== north ==
==> flow/design.v <==
module sig_altmult_add
(
	input signed [15:0] dataa, datab, datac, datad,
	input 		clock, aclr,
	output reg 	[32:0] result
);
	reg signed	[15:0] dataa_reg, datab_reg, datac_reg, datad_reg;
	reg signed	[31:0] mult0_result, mult1_result;
	always @ (posedge clock or posedge aclr) begin
    	if (aclr) begin
			dataa_reg <= {16{1'b0}};
			datab_reg <= {16{1'b0}};
			datac_reg <= {16{1'b0}};
			datad_reg <= {16{1'b0}};
			mult0_result <= {32{1'b0}};
			mult1_result <= {32{1'b0}};
			result <= {33{1'b0}};
		end
		else begin
			dataa_reg <= dataa;
			datab_reg <= datab;
			datac_reg <= datac;
			datad_reg <= datad;
			mult0_result <= dataa_reg * datab_reg;
			mult1_result <= datac_reg * datad_reg;
			result <= mult0_result + mult1_result;
		end
	end
endmodule
export LEC_CHECK = 0
export ABC_AREA = 1
export CAP_MARGIN = 5
export CELL_PAD_IN_SITES_DETAIL_PLACEMENT = 0
export CELL_PAD_IN_SITES_GLOBAL_PLACEMENT = 1
export CORE_ASPECT_RATIO = 1.02
export CORE_MARGIN = 3
export CORE_UTILIZATION = 24
export CTS_CLUSTER_SIZE = 21
export GPL_TIMING_DRIVEN = 1
export SLEW_MARGIN = 10
export TNS_END_PERCENT = 45
create_clock -name core_clock -period 7.0 [get_ports {clock}]
run.sh (not shown) runs the stock make flow with config.mk's settings and CLKGATE_MAP_FILE=.
Setup changes, north to south
==> flow/config.mk <==
export PLATFORM = sky130hd
export DESIGN_NAME = sig_altmult_add
export DESIGN_NICKNAME = sig_altmult_add
export VERILOG_FILES = /design/flow/design.v
export SDC_FILE = /design/flow/constraint.sdc
export NUM_CORES = 4
export LEC_CHECK = 0
export CAP_MARGIN = 20
export CORE_ASPECT_RATIO = 0.95
export CORE_MARGIN = 2
export CORE_UTILIZATION = 45
export CTS_CLUSTER_DIAMETER = 140
export CTS_CLUSTER_SIZE = 100
export HOLD_SLACK_MARGIN = 0.16
export SLEW_MARGIN = 20
export TNS_END_PERCENT = 35
[summary]
Arrival time at the worst endpoint was higher in south than in north. In the tables for north and south, post-synthesis sequential area ratio reads lower with north. Max arithmetic-cell share of the synthesized area counting full adders, half adders and majority gates across north and south: south. north was larger in final cell area than south. Length of routed met2 wiring in south is about 24% below north. Compared with north, in south achievable clock frequency has decreased; delay contributed by the slowest stage of the critical path -210 ps; area inside the core boundary shrank by 60000 um^2.
Input changes introduced in east (baseline for comparison: south):
==> flow/config.mk <==
export PLATFORM = sky130hd
export DESIGN_NAME = sig_altmult_add
export DESIGN_NICKNAME = sig_altmult_add
export VERILOG_FILES = /design/flow/design.v
export SDC_FILE = /design/flow/constraint.sdc
export NUM_CORES = 4
export LEC_CHECK = 0
export CAP_MARGIN = 25
export CORE_ASPECT_RATIO = 1.22
export CORE_MARGIN = 3
export CORE_UTILIZATION = 40
export CTS_CLUSTER_SIZE = 48
export GPL_TIMING_DRIVEN = 0
export SLEW_MARGIN = 20
### Flow results
- Compared with south, met3 wire length in east decreased slightly.
- east: number of cells upsized or downsized after cts higher than south
- Synthesis-to-layout area growth: east vs south up 1.3 points
- east reports its slowest stage cell on the critical path as sky130_fd_sc_hd__a221oi_1 while south reports sky130_fd_sc_hd__dfrtp_1.
- In the flow results for south and east, the initial core utilization is smaller on east.
- east vs. south: global-route usage went down by 0.84 points; die size went up by 8300 um^2; count of clock-buffer cells in the layout went down by 1.
- Compared with south, east shows a lower count of cells along the worst register-to-register path.
### east -> west
==> flow/config.mk <==
export PLATFORM = sky130hd
export DESIGN_NAME = sig_altmult_add
export DESIGN_NICKNAME = sig_altmult_add
export VERILOG_FILES = /design/flow/design.v
export SDC_FILE = /design/flow/constraint.sdc
export NUM_CORES = 4
export LEC_CHECK = 0
export CAP_MARGIN = 20
export CORE_ASPECT_RATIO = 1.74
export CORE_MARGIN = 2
export CORE_UTILIZATION = 45
export CTS_CLUSTER_DIAMETER = 140
export CTS_CLUSTER_SIZE = 100
export HOLD_SLACK_MARGIN = -0.08
export SLEW_MARGIN = 20
==> comparison <==
east has a higher number of signal-net buffers in the layout than west.
Taking west as 1.0, east lands at 1.06 on final wirelength.
Changes observed in west relative to east: final area decreased about 0.8%, number of cells on the critical path increased 4, buffer depth of the longest clock path essentially unchanged, met1 wire length decreased about 16%.
Run comparison: east launching element of the worst setup path dataa_reg[12]$_DFF_PP0_; west launching element of the worst setup path dataa_reg[7]$_DFF_PP0_
From east to west, sequential cell count did not move at all.
The inputs of middle differ from those of west as listed below.
--- a/flow/config.mk
+++ b/flow/config.mk
@@ -7,9 +7,11 @@
 export LEC_CHECK = 0
 export CAP_MARGIN = 20
-export CORE_ASPECT_RATIO = 1.74
+export CORE_ASPECT_RATIO = 0.95
 export CORE_MARGIN = 2
 export CORE_UTILIZATION = 45
-export CTS_CLUSTER_DIAMETER = 140
+export CTS_CLUSTER_DIAMETER = 231
 export CTS_CLUSTER_SIZE = 100
-export HOLD_SLACK_MARGIN = -0.08
+export GPL_ROUTABILITY_DRIVEN = 0
+export HOLD_SLACK_MARGIN = 0.27
 export SLEW_MARGIN = 20
+export TNS_END_PERCENT = 35
Notes after the runs:
As far as area fraction in mux cells goes, west and middle are indistinguishable; the numbers are identical. Area of the multi-input gates essentially unchanged between west and middle. Per the comparison of middle with west, average wire per cell in the routed design shows a reduction of about 6%; non-clock buffer count shows no meaningful change; post-layout instance count excluding filler cells shows a reduction of about 0.64%. Compared west against middle; number of distinct library cell variants in the gate-level netlist after synthesis within noise. Sum of buffers and inverters on the critical path ended up 1 lower on middle than on west. Summary of middle over west: chip area ~0 delta, wire length the detailed router placed on met1 +12%, number of placement rows -26%.

---

Setup of v2:
RTL: the design.v shown in full above, as it stands there.
make LEC_CHECK=0 ABC_AREA=1 CAP_MARGIN=10 CELL_PAD_IN_SITES_DETAIL_PLACEMENT=2 CELL_PAD_IN_SITES_GLOBAL_PLACEMENT=3 CORE_MARGIN=5 CORE_UTILIZATION=47 CTS_CLUSTER_DIAMETER=60 GPL_ROUTABILITY_DRIVEN=1 GPL_TIMING_DRIVEN=0 HOLD_SLACK_MARGIN=0.15 MAX_ROUTING_LAYER=met4 MIN_ROUTING_LAYER=met1 PLACE_DENSITY_LB_ADDON=0.19 SETUP_SLACK_MARGIN=0.72 SLEW_MARGIN=20 finish   # period 3.95 ns
v2 did not run to completion, as it errored out during global placement without I/O (3_1_place_gp_skip_io).
#### Input delta (v34 over v2)
==> flow/config.mk <==
export PLATFORM = sky130hd
export DESIGN_NAME = sig_altmult_add
export DESIGN_NICKNAME = sig_altmult_add
export VERILOG_FILES = /design/flow/design.v
export SDC_FILE = /design/flow/constraint.sdc
export NUM_CORES = 4
export LEC_CHECK = 0
export CAP_MARGIN = 20
export CORE_MARGIN = 2
export CORE_UTILIZATION = 40
export SLEW_MARGIN = 20
==> flow/constraint.sdc <==
create_clock -name core_clock -period 7.0 [get_ports {clock}]
set_input_delay 1.4000 -clock core_clock [delete_from_list [all_inputs] [get_ports {clock}]]
set_output_delay 1.4000 -clock core_clock [all_outputs]
set_load 0.01 [all_outputs]
[summary]
v34 finished every stage and its layout cleared the timing, DRC and antenna checks.
Comparing die extent in x for v2 and v34, the smaller number came from v2.
Yosys stat chip area was lower in v34 than in v2.
v2 has lower mux cell area share after synthesis than v34.
Max area fraction in full adders, half adders and majority gates across v2 and v34: v34
Cmp v2 and v34 / simple-gate area share of the yosys netlist / lower: v34
Compared with v2, v34 shows a lower number of instances in the synthesized netlist.
> inputs changed (v34 -> v15)
-- flow/config.mk --
<<< v34, line 7
export LEC_CHECK = 0
export CAP_MARGIN = 20
export CORE_MARGIN = 2
export CORE_UTILIZATION = 40
export SLEW_MARGIN = 20
>>> v15, line 7
export LEC_CHECK = 0
export ABC_AREA = 1
export CAP_MARGIN = 20
export CORE_ASPECT_RATIO = 1.74
export CORE_MARGIN = 2
export CORE_UTILIZATION = 45
export CTS_CLUSTER_DIAMETER = 259
export CTS_CLUSTER_SIZE = 100
export HOLD_SLACK_MARGIN = -0.08
export SLEW_MARGIN = 20
export TNS_END_PERCENT = 25
## What came out
Going from v34 to v15, the number of global-route vias before repair was found to have gone up by 4494.
v15 against v34: total length of routed wires higher, largest incremental delay on the critical path went up by 0.10 ns, cell count of the worst reg-to-reg path lower, xor/xnor share of the synthesized area -1.4 points, post-layout instance count excluding filler cells went up by about 26%.
In v15 the setup slack turned out 0.41 ns higher than in v34.
Worst setup path startpoint: datab_reg[9] -> v34, datad_reg[1] -> v15
Compared with v34, v15 shows a higher first-pass GRT wire length.
Measured against each other, v34 and v15 differ in multi-input gate share of total cell area, the higher figure coming from v34.
Summary of the comparison: die area is lower in v15, relative to v34.
Changes in v44 relative to v15:
==> flow/config.mk <==
export PLATFORM = sky130hd
export DESIGN_NAME = sig_altmult_add
export DESIGN_NICKNAME = sig_altmult_add
export VERILOG_FILES = /design/flow/design.v
export SDC_FILE = /design/flow/constraint.sdc
export NUM_CORES = 4
export LEC_CHECK = 0
export CAP_MARGIN = 20
export CORE_ASPECT_RATIO = 0.5
export CORE_MARGIN = 2
export CORE_UTILIZATION = 45
export CTS_CLUSTER_DIAMETER = 140
export CTS_CLUSTER_SIZE = 100
export GPL_ROUTABILITY_DRIVEN = 0
export HOLD_SLACK_MARGIN = 0.16
export SLEW_MARGIN = 20
export TNS_END_PERCENT = 35
--- outcome ---
- Comparing v15 and v44, the lower routed wire length was measured on v44.
- Lower worst-case hold slack goes to v15 over v44.
- Going from v15 to v44, the critical path's largest stage delay was found to have gone down by 0.15 ns.
- Diff v15 and v44: number of cells on the critical path higher in v44
- Summary: minimum setup slack after placement, v44 worse than v15
- Comparing netlist area before placement for v15 and v44, the bigger number came from v15.
